==> job 4517: inputs <==
## minimax
module minimax(
   opt, move,
   grid, column_counts, player, sw, clk
);
make LEC_CHECK=0 CAP_MARGIN=20 CORE_ASPECT_RATIO=0.5 CORE_MARGIN=2 CORE_UTILIZATION=72 CTS_CLUSTER_DIAMETER=398 CTS_CLUSTER_SIZE=98 PLACE_DENSITY=0.47 SETUP_SLACK_MARGIN=1.19 SLEW_MARGIN=20 TNS_END_PERCENT=10 finish   # period 7.26 ns
run.sh (not shown) runs the stock make flow with config.mk's settings and CLKGATE_MAP_FILE=.
==> job 5079: changes against job 4517 <==
CORE_ASPECT_RATIO = not set   (was 0.5)
CORE_UTILIZATION = 59   (was 72)
CTS_CLUSTER_DIAMETER = 373   (was 398)
CTS_CLUSTER_SIZE = 97   (was 98)
PLACE_DENSITY = 0.38   (was 0.47)
SETUP_SLACK_MARGIN = 2.38   (was 1.19)
TNS_END_PERCENT = 35   (was 10)
==> flow/constraint.sdc (replaced) <==
create_clock -name core_clock -period 8.07 [get_ports {clk}]
set_input_delay 1.6140 -clock core_clock [delete_from_list [all_inputs] [get_ports {clk}]]
set_output_delay 1.6140 -clock core_clock [all_outputs]
set_load 0.01 [all_outputs]
==> comparison table <==
quantity	job 5079	job 4517
Simple-Gate Fraction of Synth Area	0.205	0.205
Die footprint	0.0518 mm^2	0.0427 mm^2
Outcome	aborted with a tool error	aborted with a tool error
Stage where the flow stopped	global routing	detailed placement
XOR/XNOR Area Share	0.0535	0.0535
Count of buffers inserted at the top-level ports	114	114
Cell row count	81	52
Top cell type's share of synthesized area	0.190	0.190
Weighted congestion at the end of routability-driven global placement	1.16	1.29
Count of pins on the block boundary	116	116
Area leader, netlist	edfxtp_1	edfxtp_1
Cells in synth_stat.txt	3570	3570
Average cell area after synthesis	8.27 um^2	8.27 um^2
Y dimension of the die	228 um	147 um
DIE WIDTH	228 um	290 um
Core region area	0.0492 mm^2	0.0404 mm^2
Pre-placement core utilization	0.601	0.731


==> inputs of run A <==
Starting RTL as in the previous note.
// minimax
module minimax(
   opt, move,
   grid, column_counts, player, sw, clk
);
clock: 10.4 ns
lec_check: 0
abc_area: 0
cap_margin: 20
cell_pad_in_sites_detail_placement: 0
cell_pad_in_sites_global_placement: 0
core_aspect_ratio: 1.13
core_margin: 2
core_utilization: 65
cts_cluster_diameter: 136
gpl_timing_driven: 1
hold_slack_margin: -0.09
max_routing_layer: met4
slew_margin: 25
tns_end_percent: 5
==> run X: changes against run A <==
==> flow/config.mk (replaced) <==
export PLATFORM = sky130hd
export DESIGN_NAME = minimax
export DESIGN_NICKNAME = minimax
export VERILOG_FILES = /design/flow/design.v
export SDC_FILE = /design/flow/constraint.sdc
export NUM_CORES = 4
export LEC_CHECK = 0
export CAP_MARGIN = 20
export CORE_MARGIN = 2
export CORE_UTILIZATION = 66
export MAX_ROUTING_LAYER = met4
export SETUP_SLACK_MARGIN = 1.38
export SLEW_MARGIN = 20
export TNS_END_PERCENT = 5
==> flow/constraint.sdc (replaced) <==
create_clock -name core_clock -period 8.22 [get_ports {clk}]
set_input_delay 1.6440 -clock core_clock [delete_from_list [all_inputs] [get_ports {clk}]]
set_output_delay 1.6440 -clock core_clock [all_outputs]
set_load 0.01 [all_outputs]
==> run H: changes against run A <==
==> flow/config.mk (replaced) <==
export PLATFORM = sky130hd
export DESIGN_NAME = minimax
export DESIGN_NICKNAME = minimax
export VERILOG_FILES = /design/flow/design.v
export SDC_FILE = /design/flow/constraint.sdc
export NUM_CORES = 4
export LEC_CHECK = 0
export CAP_MARGIN = 20
export CORE_MARGIN = 2
export CORE_UTILIZATION = 56
export SLEW_MARGIN = 20
==> flow/constraint.sdc (replaced) <==
create_clock -name core_clock -period 6.0 [get_ports {clk}]
set_input_delay 1.2000 -clock core_clock [delete_from_list [all_inputs] [get_ports {clk}]]
set_output_delay 1.2000 -clock core_clock [all_outputs]
set_load 0.01 [all_outputs]
==> run M: changes against run A <==
--- a/flow/config.mk
+++ b/flow/config.mk
@@ -11,10 +11,7 @@
 export CELL_PAD_IN_SITES_GLOBAL_PLACEMENT = 0
 export CORE_ASPECT_RATIO = 1.13
 export CORE_MARGIN = 2
-export CORE_UTILIZATION = 65
+export CORE_UTILIZATION = 47
 export CTS_CLUSTER_DIAMETER = 136
 export GPL_TIMING_DRIVEN = 1
-export HOLD_SLACK_MARGIN = -0.09
-export MAX_ROUTING_LAYER = met4
 export SLEW_MARGIN = 25
-export TNS_END_PERCENT = 5
==> flow/constraint.sdc (replaced) <==
create_clock -name core_clock -period 9.33 [get_ports {clk}]
set_input_delay 1.8660 -clock core_clock [delete_from_list [all_inputs] [get_ports {clk}]]
set_output_delay 1.8660 -clock core_clock [all_outputs]
set_load 0.01 [all_outputs]
==> results.ini <==
[sta]
worst_slack_ps = -1150
period_used_pct = 112
setup-violations-final = 94

[outcome]
checkFailReasons = setup timing
status = complete, but fails checks

[final_layout]
flops = 219

[power]
ir_drop_mv = 0.263
pwr-share-seq_pct = 14.2

[min_path]
worstHoldPathType = flop to flop

# the run above: run M

==> results.ini <==
[outcome]
error_line = [ERROR GRT-0232] Routing congestion too high. Check the congestion heatmap in the GUI.
haltStage = global routing (5_1_grt)
status = stopped before the end

[grt]
grt.busiest_layer = met2

[logic_synthesis]
ys_chip_area_mm2 = 0.0295
synthTopLogicFamily = AND-OR/OR-AND gates
syn_avg_cell_area_um2 = 8.27
post_synth_fa_ha_maj_area_fraction_pct = 7.60

[placed_design]
dp_cells = 5320

[die]
total_die_area_mm2 = 0.0546

[clock_tree]
cts.path.max_buffers = 3

# the run above: run H

==> results.ini <==
[die]
die_height_um = 231
core_util_floorplan_pct = 65.3

[outcome]
status = complete, but fails checks
checkFailReasons = setup timing

[power]
ir_drop_mv = 0.241
pwr-share-seq_pct = 18.1

[sta]
setup-violations-final = 11
period_used_pct = 102
worst_slack_ps = -169

[logic_synthesis]
yosys.stat.seqShare_pct = 21.2

[setup_path]
regToRegEndpoint = curscore_r[2]

[min_path]
worstHoldPathType = flop to flop

# the run above: run A

==> results.ini <==
[die]
core_util_floorplan_pct = 66.8

[clock_tree]
clock_sinks = 219
ctsHtreeMaxLevel = 1
clock_root_buffer_master = clkbuf_16

[logic_synthesis]
top_cell_type_s_share_of_synthesized_area_pct = 19.0
ys_cells = 3570
ys_chip_area_mm2 = 0.0295
top_area_cell = edfxtp_1

[placed_design]
post_placement_worst_setup_slack_ps = -2650
replace_congestion = 1.26

[grt]
gr-usage-met1_pct = 78.1

[outcome]
status = stopped before the end
error_line = [ERROR GRT-0232] Routing congestion too high. Check the congestion heatmap in the GUI.
haltStage = global routing (5_1_grt)

# the run above: run X

Power is estimated from default activity; no workload was simulated.
